Design SP, start of the top module:
module SP(
	clk,
	rst_n,
	in_valid,
	in_data,
	in_mode,
	out_valid,
	out_data
);
For scale: ~9,100 cells after synthesis, roughly 550 flip-flops, ~25 I/O pins.
make LEC_CHECK=0 CAP_MARGIN=20 CORE_MARGIN=6 CORE_UTILIZATION=40 CTS_CLUSTER_DIAMETER=37 CTS_CLUSTER_SIZE=100 GPL_TIMING_DRIVEN=0 PLACE_DENSITY=0.77 SETUP_SLACK_MARGIN=1.63 SLEW_MARGIN=20 finish   # period 7.31 ns
run.sh (not shown) runs the stock make flow with config.mk's settings and CLKGATE_MAP_FILE=.
The baseline completed and failed the layout checks on setup timing.
Rerun with:
CORE_MARGIN = 2   (was 6)
CORE_UTILIZATION = 66   (was 40)
CTS_CLUSTER_DIAMETER = default   (was 37)
CTS_CLUSTER_SIZE = default   (was 100)
GPL_TIMING_DRIVEN = default   (was 0)
PLACE_DENSITY = default   (was 0.77)
SETUP_SLACK_MARGIN = default   (was 1.63)
clock period = 8.53 ns   (was 7.31 ns; I/O delays follow)
Result: The changed run completed with no timing, DRC or antenna violations. Total power goes down by 34%. Clock skew goes down by 0.033 ns. Via count goes down by 8.5%. Non-clock buffer count goes down by 564.
Rerun with:
CORE_UTILIZATION = 40   (was 66)
clock period = 9.72 ns   (was 8.53 ns; I/O delays follow)
Outcome: First-iteration DRC count shrinks by 19%. Non-clock buffer count fell by 67. Total power went down by about 10%. Die size increases by about 64%. Worst setup slack improves by 0.62 ns. Critical path depth came out higher by 5. Routed wire length increases by about 8%. Design area goes up by about 1%.
Rerun with:
ABC_AREA = 1   (was default)
CORE_UTILIZATION = 72   (was 40)
SETUP_SLACK_MARGIN = 0.38   (was default)
clock period = 3.08 ns   (was 9.72 ns; I/O delays follow)
=> The changed run ended with an error in 5_1_grt with GRT-0116; area after synthesis rises by 2.1%; die area falls by 43%; synthesized cell count rises by 20%.
Rerun with:
ABC_AREA = default   (was 1)
CTS_CLUSTER_SIZE = 72   (was default)
PLACE_DENSITY_LB_ADDON = 0.0   (was default)
SETUP_SLACK_MARGIN = 2.19   (was 0.38)
clock period = 7.66 ns   (was 3.08 ns; I/O delays follow)
The changed run finished but failed the layout checks on setup timing.
Die size goes down by 2.1%.
Synthesized cell count went down by 16%.
Area after synthesis fell by 2.1%.

---

SP again, from the RTL that the note above started with.
Design SP, start of the top module:
module SP(
	clk,
	rst_n,
	in_valid,
	in_data,
	in_mode,
	out_valid,
	out_data
);
==> flow/config.mk <==
export PLATFORM = sky130hd
export DESIGN_NAME = SP
export DESIGN_NICKNAME = SP
export VERILOG_FILES = /design/flow/design.v
export SDC_FILE = /design/flow/constraint.sdc
export NUM_CORES = 4
export LEC_CHECK = 0
export CAP_MARGIN = 0
export CELL_PAD_IN_SITES_DETAIL_PLACEMENT = 0
export CORE_ASPECT_RATIO = 0.99
export CORE_MARGIN = 2
export CORE_UTILIZATION = 72
export CTS_CLUSTER_SIZE = 73
export PLACE_DENSITY_LB_ADDON = 0.0
export SETUP_SLACK_MARGIN = 2.11
export SLEW_MARGIN = 20
export TNS_END_PERCENT = 100
==> flow/constraint.sdc <==
create_clock -name core_clock -period 7.44 [get_ports {clk}]
set_input_delay 1.4880 -clock core_clock [delete_from_list [all_inputs] [get_ports {clk}]]
set_output_delay 1.4880 -clock core_clock [all_outputs]
set_load 0.01 [all_outputs]
The starting point finished but fails on negative setup slack.
Change:
==> flow/config.mk (replaced) <==
export PLATFORM = sky130hd
export DESIGN_NAME = SP
export DESIGN_NICKNAME = SP
export VERILOG_FILES = /design/flow/design.v
export SDC_FILE = /design/flow/constraint.sdc
export NUM_CORES = 4
export LEC_CHECK = 0
export CAP_MARGIN = 20
export CORE_MARGIN = 2
export CORE_UTILIZATION = 40
export SLEW_MARGIN = 20
==> flow/constraint.sdc (replaced) <==
create_clock -name core_clock -period 9.0 [get_ports {clk}]
set_input_delay 1.8000 -clock core_clock [delete_from_list [all_inputs] [get_ports {clk}]]
set_output_delay 1.8000 -clock core_clock [all_outputs]
set_load 0.01 [all_outputs]
Effect: The new run finished with timing, DRC and antenna clean; routed wire length barely changes; die area grows by 79%; global-route usage shrinks by 20 points.

---

SP again, from the RTL that the note above started with.
Settings: LEC_CHECK=0, ABC_AREA=1, CAP_MARGIN=35, CELL_PAD_IN_SITES_GLOBAL_PLACEMENT=2, CORE_ASPECT_RATIO=0.55, CORE_MARGIN=2, CORE_UTILIZATION=40, CTS_CLUSTER_SIZE=25, GPL_ROUTABILITY_DRIVEN=0, GPL_TIMING_DRIVEN=0, HOLD_SLACK_MARGIN=0.08, MAX_ROUTING_LAYER=met4, SLEW_MARGIN=0; clock period 9.0 ns.
Then changed:
ABC_AREA = not set   (was 1)
CAP_MARGIN = 20   (was 35)
CELL_PAD_IN_SITES_GLOBAL_PLACEMENT = not set   (was 2)
CORE_ASPECT_RATIO = not set   (was 0.55)
CTS_CLUSTER_SIZE = not set   (was 25)
GPL_ROUTABILITY_DRIVEN = not set   (was 0)
GPL_TIMING_DRIVEN = not set   (was 0)
HOLD_SLACK_MARGIN = not set   (was 0.08)
MAX_ROUTING_LAYER = not set   (was met4)
SLEW_MARGIN = 20   (was 0)
clock period = 8.62 ns   (was 9.0 ns; I/O delays follow)
Die area went down by about 2.1%.
Clock-buffer cell count rose by 28.
Sequential share of layout area rises by 0.44 points.
Utilization falls by 0.45 points.
Global-route usage is lower by 10 points.
Via count shrinks by about 15%.
Design area came out lower by 2.8%.
Power goes down by 20%.
Wire length is lower by 26%.
Worst hold slack gains 0.0076 ns.
Then changed:
CORE_UTILIZATION = 71   (was 40)
PLACE_DENSITY_LB_ADDON = 0.0   (was not set)
clock period = 7.05 ns   (was 8.62 ns; I/O delays follow)
- This time the run completed and failed the layout checks on setup timing
- clock skew came out higher by 0.042 ns
- total power grows by 43%
- critical path depth does not change
Then changed:
CORE_UTILIZATION = 72   (was 71)
PLACE_DENSITY = 0.35   (was not set)
PLACE_DENSITY_LB_ADDON = not set   (was 0.0)
SETUP_SLACK_MARGIN = 2.13   (was not set)
clock period = 7.66 ns   (was 7.05 ns; I/O delays follow)
Result: With this change the flow ran to the end with no violations; sequential share of layout area increases by 0.57 points; sequential power went down by 6.5%; clock-buffer cell count is higher by 2; fmax increases by 1.6%; setup slack gets better by 0.73 ns; core utilization is lower by 1.4 points; hold slack is worse by 0.019 ns; global-route usage increases by 0.27 points; cell area went down by 3.2%.
Power and IR drop assume default switching activity.
